// system_bus
module system_bus
	#(parameter DATA_WIDTH = 8, 
	parameter ADDR_WIDTH = 14, 
	parameter NO_OF_MASTER = 4, 
	parameter NO_OF_SLAVE = 8,
	parameter [NO_OF_SLAVE*ADDR_WIDTH-1:0] SLAVE_BASE_ADDR = {14'd10, 14'd20, 14'd30, 14'd40, 14'd50, 14'd60, 14'd70, 14'd80}, 
	parameter [NO_OF_SLAVE*ADDR_WIDTH-1:0] SLAVE_END_ADDR = {14'd19, 14'd29, 14'd39, 14'd49, 14'd59, 14'd69, 14'd79, 14'd89}
	) 
	(
	input clk,
	input reset_n,
	input [ADDR_WIDTH*NO_OF_MASTER-1:0]  addr_avm, 
	output [DATA_WIDTH*NO_OF_MASTER-1:0]  readdata_avm,
	input [DATA_WIDTH*NO_OF_MASTER-1:0]  writedata_avm, 
	input [NO_OF_MASTER-1:0]  readen_avm,
	input [NO_OF_MASTER-1:0]  writeen_avm,
	output [NO_OF_MASTER-1:0]  readvalid_avm,
	output [NO_OF_MASTER-1:0]  writevalid_avm,
	input [NO_OF_MASTER-1:0]  waitrequest_avm,
	input [4*NO_OF_MASTER-1:0]priority_no,
	output [ADDR_WIDTH*NO_OF_SLAVE-1:0]  addr_avs,
	input [DATA_WIDTH*NO_OF_SLAVE-1:0]  readdata_avs,
	output [DATA_WIDTH*NO_OF_SLAVE-1:0]  writedata_avs,
	output [NO_OF_SLAVE-1:0]  readen_avs,
	output [NO_OF_SLAVE-1:0]  writeen_avs,
	input [NO_OF_SLAVE-1:0]  readvalid_avs,
	input [NO_OF_SLAVE-1:0]  writevalid_avs,
	output reg [NO_OF_SLAVE-1:0]  waitrequest_avs
	);
==> flow/config.mk <==
export PLATFORM = sky130hd
export DESIGN_NAME = system_bus
export DESIGN_NICKNAME = system_bus
export VERILOG_FILES = /design/flow/design.v
export SDC_FILE = /design/flow/constraint.sdc
export NUM_CORES = 4
export LEC_CHECK = 0
export CAP_MARGIN = 20
export CORE_MARGIN = 2
export CORE_UTILIZATION = 72
export CTS_CLUSTER_SIZE = 32
export PLACE_DENSITY_LB_ADDON = 0.0
export SETUP_SLACK_MARGIN = 1.32
export SLEW_MARGIN = 20
==> flow/constraint.sdc <==
create_clock -name core_clock -period 4.54 [get_ports {clk}]
set_input_delay 0.9080 -clock core_clock [delete_from_list [all_inputs] [get_ports {clk}]]
set_output_delay 0.9080 -clock core_clock [all_outputs]
set_load 0.01 [all_outputs]
run.sh (not shown) runs the stock make flow with config.mk's settings and CLKGATE_MAP_FILE=.
The first run never finished: it broke off in global routing (5_1_grt).
Change:
CORE_UTILIZATION = 58   (was 72)
CTS_CLUSTER_SIZE = not set   (was 32)
PLACE_DENSITY = 0.6   (was not set)
PLACE_DENSITY_LB_ADDON = not set   (was 0.0)
SETUP_SLACK_MARGIN = not set   (was 1.32)
clock period = 2.88 ns   (was 4.54 ns; I/O delays follow)
What happened:
- With this change the flow reached the layout checks and failed them: setup timing
- area after synthesis stays the same
- synthesized cell count stays the same
- die area came out higher by about 24%
Change:
CORE_UTILIZATION = 12   (was 58)
clock period = 7.68 ns   (was 2.88 ns; I/O delays follow)
Now the flow ran to the end with no violations.
Non-clock buffer count falls by 416.
Power is lower by 61%.
Count of clock-buffer cells in the layout climbs by 17.
Final area came out lower by 1.2%.
Register-to-register slack gets better by 4.0 ns.
Die size goes up to 4.7 times its value.
Wire length increases by 15%.
Worst setup slack improves by 2.8 ns.
Utilization fell by 64 points.
Change:
CORE_UTILIZATION = 59   (was 12)
clock period = 3.74 ns   (was 7.68 ns; I/O delays follow)
The changed run went through all stages and came out clean.
Cell area came out lower by 4.3%.
Global-route usage came out higher by 26 points.
Non-clock buffer count came out higher by 246.
Setup slack degrades by 2.2 ns.
Change:
CORE_UTILIZATION = 61   (was 59)
PLACE_DENSITY = not set   (was 0.6)
SETUP_SLACK_MARGIN = 1.24   (was not set)
clock period = 4.87 ns   (was 3.74 ns; I/O delays follow)
What happened: The changed run ran to the end with no violations. Register-to-register slack gets better by 1.1 ns. Clock-buffer cell count shrinks by 6. Hold slack gains 0.25 ns. Wire length goes up by 4.5%. Clock power came out lower by 24%. Sequential share of layout area rose by 0.79 points. Via count went up by 0.33%. Clock skew goes up by 0.0035 ns.


tundra:
system_bus again, from the RTL that the note above started with.
## system_bus
module system_bus
	#(parameter DATA_WIDTH = 8, 
	parameter ADDR_WIDTH = 14, 
	parameter NO_OF_MASTER = 4, 
	parameter NO_OF_SLAVE = 8,
	parameter [NO_OF_SLAVE*ADDR_WIDTH-1:0] SLAVE_BASE_ADDR = {14'd10, 14'd20, 14'd30, 14'd40, 14'd50, 14'd60, 14'd70, 14'd80}, 
	parameter [NO_OF_SLAVE*ADDR_WIDTH-1:0] SLAVE_END_ADDR = {14'd19, 14'd29, 14'd39, 14'd49, 14'd59, 14'd69, 14'd79, 14'd89}
	) 
	(
	input clk,
	input reset_n,
	input [ADDR_WIDTH*NO_OF_MASTER-1:0]  addr_avm, 
	output [DATA_WIDTH*NO_OF_MASTER-1:0]  readdata_avm,
	input [DATA_WIDTH*NO_OF_MASTER-1:0]  writedata_avm, 
	input [NO_OF_MASTER-1:0]  readen_avm,
	input [NO_OF_MASTER-1:0]  writeen_avm,
	output [NO_OF_MASTER-1:0]  readvalid_avm,
	output [NO_OF_MASTER-1:0]  writevalid_avm,
	input [NO_OF_MASTER-1:0]  waitrequest_avm,
	input [4*NO_OF_MASTER-1:0]priority_no,
	output [ADDR_WIDTH*NO_OF_SLAVE-1:0]  addr_avs,
	input [DATA_WIDTH*NO_OF_SLAVE-1:0]  readdata_avs,
	output [DATA_WIDTH*NO_OF_SLAVE-1:0]  writedata_avs,
	output [NO_OF_SLAVE-1:0]  readen_avs,
	output [NO_OF_SLAVE-1:0]  writeen_avs,
	input [NO_OF_SLAVE-1:0]  readvalid_avs,
	input [NO_OF_SLAVE-1:0]  writevalid_avs,
	output reg [NO_OF_SLAVE-1:0]  waitrequest_avs
	);
	reg [NO_OF_MASTER-1:0] readen_avm_last, writeen_avm_last, readen_avm_reg, writeen_avm_reg;
	reg [NO_OF_MASTER-1:0]  readvalid_avm_reg, readvalid_avm_reg_out, writevalid_avm_reg_out;
	reg [DATA_WIDTH-1:0]  readdata_avm_reg [NO_OF_MASTER-1:0];
	reg [7:0] readvalid_avs_last, writevalid_avs_last;
	reg [DATA_WIDTH-1:0]  readdata_avs_reg [NO_OF_SLAVE-1:0];
	reg [NO_OF_SLAVE-1:0] readvalid_avs_reg;
	reg [NO_OF_SLAVE-1:0] writevalid_avs_reg;
  ...
make LEC_CHECK=0 CAP_MARGIN=20 CELL_PAD_IN_SITES_DETAIL_PLACEMENT=2 CORE_MARGIN=9 CORE_UTILIZATION=23 GPL_TIMING_DRIVEN=1 MIN_ROUTING_LAYER=met1 PLACE_DENSITY=0.47 SETUP_SLACK_MARGIN=-0.25 SLEW_MARGIN=20 TNS_END_PERCENT=100 finish   # period 4.48 ns
The inputs of delta differ from those of tundra as listed below.
==> flow/config.mk <==
export PLATFORM = sky130hd
export DESIGN_NAME = system_bus
export DESIGN_NICKNAME = system_bus
export VERILOG_FILES = /design/flow/design.v
export SDC_FILE = /design/flow/constraint.sdc
export NUM_CORES = 4
export LEC_CHECK = 0
export CAP_MARGIN = 20
export CORE_MARGIN = 2
export CORE_UTILIZATION = 40
export PLACE_DENSITY = 0.6
export SLEW_MARGIN = 20
==> flow/constraint.sdc <==
create_clock -name core_clock -period 4.3 [get_ports {clk}]
set_input_delay 0.8600 -clock core_clock [delete_from_list [all_inputs] [get_ports {clk}]]
set_output_delay 0.8600 -clock core_clock [all_outputs]
set_load 0.01 [all_outputs]
Results
Summary of delta over tundra: share of cell area taken by multi-input logic gates went up, non-clock buffer count increased by 0.47% relative to the old numbers. Note that the largest net degree at the start of global routing recorded for delta amounts to 0.926 times the value seen in tundra.
Changes in fjord relative to delta:
--- a/flow/config.mk
+++ b/flow/config.mk
@@ -8 +8 @@
-export CAP_MARGIN = 20
+export CAP_MARGIN = 30
@@ -11 +10,0 @@
-export PLACE_DENSITY = 0.6
==> flow/constraint.sdc <==
create_clock -name core_clock -period 8.98 [get_ports {clk}]
set_input_delay 1.7960 -clock core_clock [delete_from_list [all_inputs] [get_ports {clk}]]
set_output_delay 1.7960 -clock core_clock [all_outputs]
set_load 0.01 [all_outputs]
### Flow results
- fjord against delta: share of the clock period used by the worst path after layout decreased by 29 points relative to the old numbers, combinational share of power decreased by 0.6 points relative to the old numbers.
- Summary of fjord over delta: met1 layer usage reported by global route fell by 0.38 points, worst setup margin rose by 3.00 ns.
For onyx, these inputs were changed with respect to fjord:
--- a/flow/config.mk
+++ b/flow/config.mk
@@ -8 +8 @@
-export CAP_MARGIN = 30
+export CAP_MARGIN = 20
@@ -10 +10 @@
-export CORE_UTILIZATION = 40
+export CORE_UTILIZATION = 57
==> flow/constraint.sdc <==
create_clock -name core_clock -period 3.0 [get_ports {clk}]
set_input_delay 0.6000 -clock core_clock [delete_from_list [all_inputs] [get_ports {clk}]]
set_output_delay 0.6000 -clock core_clock [all_outputs]
set_load 0.01 [all_outputs]
[summary]
Layout checks on onyx: not met. Flow itself completed; violations: negative setup slack. Synthesis-to-finish area growth on onyx is up relative to fjord. Delta (onyx minus fjord): total length of routed wires saw an increase; site row count saw a decrease; post-layout net count saw an increase; worst relative slew slack saw a decrease; setup-violating endpoint count in the final report saw an increase.
Power is estimated from default activity; no workload was simulated.
